Design axis_matmul2x2, start of the top module:
module axis_matmul2x2(
    input                       clk             ,
    input                       rst             ,
    input                       s_axis_tvalid   ,
    input     [31 : 0]          s_axis_tdata    ,
    input                       s_axis_tlast    ,
    output                      s_axis_tready   ,
    output                      m_axis_tvalid   ,
    output    [31 : 0]          m_axis_tdata    ,
    output                      m_axis_tlast    ,
    input                       m_axis_tready   
);
Size: about 1600 cells after synthesis, about 290 flip-flops, about 72 I/O pins, roughly 14000 um2 of cells after synthesis.
Settings: LEC_CHECK=0, ABC_AREA=1, CAP_MARGIN=20, CORE_MARGIN=2, CORE_UTILIZATION=72, CTS_CLUSTER_SIZE=92, HOLD_SLACK_MARGIN=0.29, PLACE_DENSITY_LB_ADDON=0.19, SLEW_MARGIN=20; clock period 4.47 ns.
run.sh (not shown) runs the stock make flow with config.mk's settings and CLKGATE_MAP_FILE=.
The first run completed, yet does not pass: setup timing.
Then changed:
Settings changed: CTS_CLUSTER_DIAMETER set to 222, CTS_CLUSTER_SIZE 92 to 18, HOLD_SLACK_MARGIN 0.29 to not set, SETUP_SLACK_MARGIN set to 0.96.
Clock period 4.47 ns to 4.77 ns, I/O delays scaled along.
The new run finished but failed the layout checks on setup timing.
Worst setup slack improved by 0.34 ns.
Critical path depth fell by 2.
Area after synthesis is unchanged.
Wire length is lower by 15%.
Via count came out lower by about 7%.
Combinational power decreases by about 20%.
Total power goes down by 20%.
Non-clock buffer count came out lower by 7.
Utilization goes down by 2.8 points.
Then changed:
Settings changed: ABC_AREA 1 to not set, CORE_UTILIZATION 72 to 40, CTS_CLUSTER_DIAMETER 222 to not set, CTS_CLUSTER_SIZE 18 to not set, PLACE_DENSITY_LB_ADDON 0.19 to not set, SETUP_SLACK_MARGIN 0.96 to not set.
Clock period 4.77 ns to 7.16 ns, I/O delays scaled along.
The new run completed with no timing, DRC or antenna violations.
Wire length is lower by 14%.
Power went down by about 16%.
Cell count rose by about 1.7%.
Die area rises by about 80%.
Hold slack is about the same.
Cell area goes up by about 4.4%.
Utilization goes down by 36 points.
Then changed:
Settings changed: CORE_UTILIZATION 40 to 72.
Clock period 7.16 ns to 9.59 ns, I/O delays scaled along.
Outcome: Worst setup slack gains 2.1 ns. Core utilization went up by 37 points. Power shrinks by 25%. Via count came out higher by 3.3%. Clock-buffer cell count went down by 14. Cell area drops by 2.1%. Register-to-register slack gets better by 2.1 ns. Hold slack is about the same. Wire length grows by 4.5%. Synthesized area is unchanged. First-iteration DRC count goes up by 20%.
Then changed:
Settings changed: CORE_UTILIZATION 72 to 40.
Clock period 9.59 ns to 7.65 ns, I/O delays scaled along.
=>
- final area came out higher by 1.5%
- final cell count increases by 11%
- total power increases by 22%
- area after synthesis does not change
Then changed:
Settings changed: CORE_UTILIZATION 40 to 10.
Clock period 7.65 ns to 9.59 ns, I/O delays scaled along.
Outcome: The changed run ran to the end with no violations. Via count goes up slightly. Worst hold slack improved by 0.0053 ns. Combinational power goes down by about a fifth. Design area goes up by roughly a tenth. Sequential cell count stays the same. Wire length goes up by about a fifth. Global-route usage goes down by 10 points. Count of clock-buffer cells in the layout goes down by 3. Total power goes down by about a fifth. Core utilization goes down by 34 points.


Starting RTL as in the previous note.
// axis_matmul2x2
module axis_matmul2x2(
    input                       clk             ,
    input                       rst             ,
    input                       s_axis_tvalid   ,
    input     [31 : 0]          s_axis_tdata    ,
    input                       s_axis_tlast    ,
    output                      s_axis_tready   ,
    output                      m_axis_tvalid   ,
    output    [31 : 0]          m_axis_tdata    ,
    output                      m_axis_tlast    ,
    input                       m_axis_tready   
);
Settings: LEC_CHECK=0, ABC_AREA=1, CAP_MARGIN=20, CORE_MARGIN=2, CORE_UTILIZATION=72, CTS_CLUSTER_DIAMETER=209, PLACE_DENSITY=0.37, SETUP_SLACK_MARGIN=1.2, SLEW_MARGIN=20; clock period 4.59 ns.
The first run finished but failed the layout checks on setup timing.
Next try:
ABC_AREA = not set   (was 1)
CORE_UTILIZATION = 66   (was 72)
PLACE_DENSITY = not set   (was 0.37)
SETUP_SLACK_MARGIN = not set   (was 1.2)
clock period = 6.24 ns   (was 4.59 ns; I/O delays follow)
Result: The changed run completed, yet does not pass: setup timing; final cell count is lower by roughly a tenth; sequential cell count does not change; clock-buffer cell count is lower by 3; die size climbs by roughly a tenth; setup slack is better by 1.8 ns; cell area rose slightly; first-iteration DRC count goes down by well over a third; utilization goes down by 8.7 points; area after synthesis rose by a few percent; sequential share of layout area goes down by 0.23 points; hold slack stays flat.
Next try:
CORE_UTILIZATION = 40   (was 66)
CTS_CLUSTER_DIAMETER = not set   (was 209)
clock period = 7.5 ns   (was 6.24 ns; I/O delays follow)
What happened:
- The changed run ran to the end with no violations
- wire length went down by 2.3%
- clock skew went up by 0.013 ns
- register-to-register slack is better by 0.62 ns
- total power went down by 15%


## run 1
axis_matmul2x2 again, from the RTL that the note above started with.
Settings: LEC_CHECK=0, CAP_MARGIN=20, CELL_PAD_IN_SITES_DETAIL_PLACEMENT=1, CELL_PAD_IN_SITES_GLOBAL_PLACEMENT=1, CORE_MARGIN=10, CORE_UTILIZATION=47, GPL_ROUTABILITY_DRIVEN=0, PLACE_DENSITY=0.87, SLEW_MARGIN=20, TNS_END_PERCENT=85; clock period 7.83 ns.
Changes in run 2 relative to run 1:
==> flow/config.mk <==
export PLATFORM = sky130hd
export DESIGN_NAME = axis_matmul2x2
export DESIGN_NICKNAME = axis_matmul2x2
export VERILOG_FILES = /design/flow/design.v
export SDC_FILE = /design/flow/constraint.sdc
export NUM_CORES = 4
export LEC_CHECK = 0
export CAP_MARGIN = 20
export CORE_MARGIN = 2
export CORE_UTILIZATION = 65
export SLEW_MARGIN = 20
==> flow/constraint.sdc <==
create_clock -name core_clock -period 3.98 [get_ports {clk}]
set_input_delay 0.7960 -clock core_clock [delete_from_list [all_inputs] [get_ports {clk}]]
set_output_delay 0.7960 -clock core_clock [all_outputs]
set_load 0.01 [all_outputs]
--- outcome ---
Summary of run 1 and run 2: one run falls short of a clean finish, namely run 2. Going from run 1 to run 2, utilization grows by 24 points. Vertical die size (run 2 / run 1): 0.78. Against run 1, clock power in run 2 rose by more than half. Run comparison: run 2 worst-path cell with the longest stage delay sky130_fd_sc_hd__fa_2; run 1 worst-path cell with the longest stage delay sky130_fd_sc_hd__fa_1.
diff inputs: run 2 => run 3
diff --git a/flow/config.mk b/flow/config.mk
--- a/flow/config.mk
+++ b/flow/config.mk
@@ -7,5 +7,12 @@
 export LEC_CHECK = 0
-export CAP_MARGIN = 20
+export ABC_AREA = 1
+export CAP_MARGIN = 40
+export CORE_ASPECT_RATIO = 1.39
 export CORE_MARGIN = 2
-export CORE_UTILIZATION = 65
+export CORE_UTILIZATION = 72
+export CTS_CLUSTER_DIAMETER = 384
+export CTS_CLUSTER_SIZE = 15
+export HOLD_SLACK_MARGIN = 0.29
+export PLACE_DENSITY_LB_ADDON = 0.14
+export SETUP_SLACK_MARGIN = 0.81
 export SLEW_MARGIN = 20
### Flow results
What the final checks of run 3 revealed, after a flow that finished every stage, was a layout that fails on negative setup slack. Run 3 vs run 2: number of logic gates up. Of run 2 and run 3, the higher setup slack belongs to run 2. Summed negative setup slack over all endpoints was lower in the run labelled run 2. Relative to run 2, the area after synthesis measured on run 3 has decreased by a few percent. Run 3 can be clocked slower than run 2. In run 3, relative contribution of combinational cells to total power is higher than in run 2. Relative to run 2, iteration tally of the first detailed-router pass has increased by 1 in run 3. The critical path depth in run 3 sits 1 below the value recorded for run 2. Run 3 — sequential-to-total area share from yosys stat 1.0 points higher, run 2 as reference. Run 3 vs run 2, capture point of the critical path: u_top.sa.sa_1_1.c_reg[15]$_SDFF_PP0_ vs u_top.sa.sa_1_0.c_reg[15]$_SDFF_PP0_. Run 3 vs. run 2: post-route clock period utilization went up by 3.3 points. NOTE wire length run 2->run 3 increased by more than 10%.
Input-level comparison between run 4 and run 3:
==> flow/config.mk <==
export PLATFORM = sky130hd
export DESIGN_NAME = axis_matmul2x2
export DESIGN_NICKNAME = axis_matmul2x2
export VERILOG_FILES = /design/flow/design.v
export SDC_FILE = /design/flow/constraint.sdc
export NUM_CORES = 4
export LEC_CHECK = 0
export ABC_AREA = 1
export CAP_MARGIN = 20
export CORE_MARGIN = 2
export CORE_UTILIZATION = 72
export CTS_CLUSTER_SIZE = 99
export SLEW_MARGIN = 20
==> flow/constraint.sdc <==
create_clock -name core_clock -period 5.22 [get_ports {clk}]
set_input_delay 1.0440 -clock core_clock [delete_from_list [all_inputs] [get_ports {clk}]]
set_output_delay 1.0440 -clock core_clock [all_outputs]
set_load 0.01 [all_outputs]
--- outcome ---
In run 4 the implementation ran to completion but is not tape-out ready, as the final checks report negative setup slack. Per the comparison of run 4 with run 3, count of fill cells added during filler insertion went up by 41, final worst-path setup slack moved up, utilization of the core after routing moved up.
Power figures rest on the tool's default switching activity, not on a simulated workload.
